lane 1:
==> flow/design.v <==
`timescale 1 ns / 1 ps
module ame_sobel_filter #(
    parameter LINE_DATA_BITS = 7,
    parameter COMP_DATA_BITS = 8
) (
    input logic clk_i,
    input logic rst_n_i,
    input  logic comp_init_i,
    output logic comp_done_o,
    input logic [5:0] [LINE_DATA_BITS-1:0] line_data_i,
    output logic [3:0] [3:0] [COMP_DATA_BITS-1:0] comp_data_o
);
typedef enum logic [2:0] {
    IDLE   = 3'b000,
    COMP_1 = 3'b001,
    COMP_2 = 3'b010,
    COMP_3 = 3'b011,
    COMP_4 = 3'b100,
    COMP_5 = 3'b101,
    COMP_6 = 3'b110
} state_t;
state_t ctl_sta;
logic [5:0] [1:0] [COMP_DATA_BITS-1:0] line_data;
logic [3:0] [3:0] [COMP_DATA_BITS-1:0] comp_data;
typedef enum logic {
    DATA_1 = 1'b0,
    DATA_2 = 1'b1
} comp_data_t;
generate
    for (genvar i = 0; i < 6; i++) begin: comp_block
        assign line_data[i][DATA_1] = line_data_i[i];
        assign line_data[i][DATA_2] = line_data_i[i] << 1;
    end
endgenerate
logic comp_done;
assign comp_done_o = comp_done;
assign comp_data_o = comp_data;
always_ff @(posedge clk_i or negedge rst_n_i)
begin
    if (!rst_n_i) begin
        ctl_sta <= IDLE;
        comp_done <= 'b0;
        comp_data <= 'b0;
    end else begin
        case (ctl_sta)
            IDLE:
                ctl_sta <= comp_init_i ? COMP_1 : ctl_sta;
            COMP_1:
                ctl_sta <= COMP_2;
            COMP_2:
                ctl_sta <= COMP_3;
            COMP_3:
                ctl_sta <= COMP_4;
            COMP_4:
                ctl_sta <= COMP_5;
            COMP_5:
                ctl_sta <= COMP_6;
            COMP_6:
                ctl_sta <= comp_init_i ? COMP_1 : IDLE;
            default:
                ctl_sta <= IDLE;
        endcase
        comp_done <= (ctl_sta == COMP_6);
        case (ctl_sta)
            IDLE:
                comp_data <= 'b0;
            COMP_1: begin
                comp_data[0][0] <= - line_data[0][DATA_1] - line_data[1][DATA_2] - line_data[2][DATA_1];
                comp_data[1][0] <= - line_data[1][DATA_1] - line_data[2][DATA_2] - line_data[3][DATA_1];
                comp_data[2][0] <= - line_data[2][DATA_1] - line_data[3][DATA_2] - line_data[4][DATA_1];
                comp_data[3][0] <= - line_data[3][DATA_1] - line_data[4][DATA_2] - line_data[5][DATA_1];
            end
            COMP_2: begin
                comp_data[0][1] <= - line_data[0][DATA_1] - line_data[1][DATA_2] - line_data[2][DATA_1];
                comp_data[1][1] <= - line_data[1][DATA_1] - line_data[2][DATA_2] - line_data[3][DATA_1];
                comp_data[2][1] <= - line_data[2][DATA_1] - line_data[3][DATA_2] - line_data[4][DATA_1];
                comp_data[3][1] <= - line_data[3][DATA_1] - line_data[4][DATA_2] - line_data[5][DATA_1];
            end
            COMP_3: begin
                comp_data[0][0] <= comp_data[0][0] + line_data[0][DATA_1] + line_data[1][DATA_2] + line_data[2][DATA_1];
                comp_data[1][0] <= comp_data[1][0] + line_data[1][DATA_1] + line_data[2][DATA_2] + line_data[3][DATA_1];
                comp_data[2][0] <= comp_data[2][0] + line_data[2][DATA_1] + line_data[3][DATA_2] + line_data[4][DATA_1];
                comp_data[3][0] <= comp_data[3][0] + line_data[3][DATA_1] + line_data[4][DATA_2] + line_data[5][DATA_1];
                comp_data[0][2] <= - line_data[0][DATA_1] - line_data[1][DATA_2] - line_data[2][DATA_1];
                comp_data[1][2] <= - line_data[1][DATA_1] - line_data[2][DATA_2] - line_data[3][DATA_1];
                comp_data[2][2] <= - line_data[2][DATA_1] - line_data[3][DATA_2] - line_data[4][DATA_1];
                comp_data[3][2] <= - line_data[3][DATA_1] - line_data[4][DATA_2] - line_data[5][DATA_1];
            end
            COMP_4: begin
                comp_data[0][1] <= comp_data[0][1] + line_data[0][DATA_1] + line_data[1][DATA_2] + line_data[2][DATA_1];
                comp_data[1][1] <= comp_data[1][1] + line_data[1][DATA_1] + line_data[2][DATA_2] + line_data[3][DATA_1];
                comp_data[2][1] <= comp_data[2][1] + line_data[2][DATA_1] + line_data[3][DATA_2] + line_data[4][DATA_1];
                comp_data[3][1] <= comp_data[3][1] + line_data[3][DATA_1] + line_data[4][DATA_2] + line_data[5][DATA_1];
                comp_data[0][3] <= - line_data[0][DATA_1] - line_data[1][DATA_2] - line_data[2][DATA_1];
                comp_data[1][3] <= - line_data[1][DATA_1] - line_data[2][DATA_2] - line_data[3][DATA_1];
                comp_data[2][3] <= - line_data[2][DATA_1] - line_data[3][DATA_2] - line_data[4][DATA_1];
                comp_data[3][3] <= - line_data[3][DATA_1] - line_data[4][DATA_2] - line_data[5][DATA_1];
            end
            COMP_5: begin
                comp_data[0][2] <= comp_data[0][2] + line_data[0][DATA_1] + line_data[1][DATA_2] + line_data[2][DATA_1];
                comp_data[1][2] <= comp_data[1][2] + line_data[1][DATA_1] + line_data[2][DATA_2] + line_data[3][DATA_1];
                comp_data[2][2] <= comp_data[2][2] + line_data[2][DATA_1] + line_data[3][DATA_2] + line_data[4][DATA_1];
                comp_data[3][2] <= comp_data[3][2] + line_data[3][DATA_1] + line_data[4][DATA_2] + line_data[5][DATA_1];
            end
            COMP_6: begin
                comp_data[0][3] <= comp_data[0][3] + line_data[0][DATA_1] + line_data[1][DATA_2] + line_data[2][DATA_1];
                comp_data[1][3] <= comp_data[1][3] + line_data[1][DATA_1] + line_data[2][DATA_2] + line_data[3][DATA_1];
                comp_data[2][3] <= comp_data[2][3] + line_data[2][DATA_1] + line_data[3][DATA_2] + line_data[4][DATA_1];
                comp_data[3][3] <= comp_data[3][3] + line_data[3][DATA_1] + line_data[4][DATA_2] + line_data[5][DATA_1];
            end
            default:
                comp_data <= 'b0;
        endcase
    end
end
endmodule
Settings: LEC_CHECK=0, CAP_MARGIN=20, CORE_MARGIN=2, CORE_UTILIZATION=40, SLEW_MARGIN=20; clock period 5.0 ns.
run.sh (not shown) runs the stock make flow with config.mk's settings and CLKGATE_MAP_FILE=.
Lane 1: flow completed, timing, DRC and antenna clean
## Diff of input files: lane 2 against lane 1
- ABC_AREA now 1, previously not set
- CTS_CLUSTER_DIAMETER now 216, previously not set
- PLACE_DENSITY now 0.91, previously not set
- CORE_ASPECT_RATIO now 0.5, previously not set
- TNS_END_PERCENT now 5, previously not set
- CTS_CLUSTER_SIZE now 98, previously not set
- CORE_UTILIZATION now 59, was 40
Findings:
Every stage of the flow completed for lane 2, and the final layout passed the timing, design-rule and antenna checks. Reg-to-reg setup timing slack: lane 2 vs lane 1, no meaningful difference. On lane 2: switching share of total power is 3.1 points higher than what lane 1 gave. Lane 2 gives more met3 layer usage reported by global route than lane 1 did. Summary — maximum net fanout on the critical path, lane 2 relative to lane 1: lower, by 1. Between lane 2 and lane 1, it is lane 2 whose netlist area before placement is higher, by about 10%. Between lane 2 and lane 1, it is lane 2 whose area overhead of the layout relative to synthesis is lower, by 3.0 points. Lane 2 has more setup slack than lane 1.
### lane 2 -> lane 3
- CORE_UTILIZATION: 59 -> 40
- PLACE_DENSITY: 0.91 -> unset
Notes after the runs:
- The combinational share of power was comparable across lane 3 and lane 2.
- Clock network power share in lane 3 is 0.6 points below lane 2.
- Compared with lane 2, power in lane 3 decreased by a few percent.
- On lane 3: final cell area excluding filler cells is 1.2% higher than what lane 2 gave.
- Against lane 2, met3 wirelength from detailed routing in lane 3 fell by more than a quarter.
- Lane 3 vs. lane 2: number of clock buffer instances in the layout went up by 1.
- Relative to lane 2, die height increased by 21% in lane 3.
For lane 4, these inputs were changed with respect to lane 3:
- SETUP_SLACK_MARGIN now -0.32, previously not set
- CORE_UTILIZATION now 25, was 40
- PLACE_DENSITY now 0.89, previously not set
## What came out
Lane 4: done, clean on timing, DRC and antenna
Total power: lane 4 above lane 3
Compared with lane 3, lane 4 has less setup slack.
Post-route minimum period: lane 4 worse than lane 3
Measured against each other, lane 4 and lane 3 differ in non-clock buffer count, the lower figure coming from lane 4.
When lane 4 is set beside lane 3, its final clock period utilization by the worst path turns out to be 0.88 points larger.
Against lane 3, tap cell count in lane 4 rose by more than half.
Between lane 4 and lane 3, it is lane 4 whose sequential group share of total power is higher, by 0.3 points.
Power figures rest on the tool's default switching activity, not on a simulated workload.
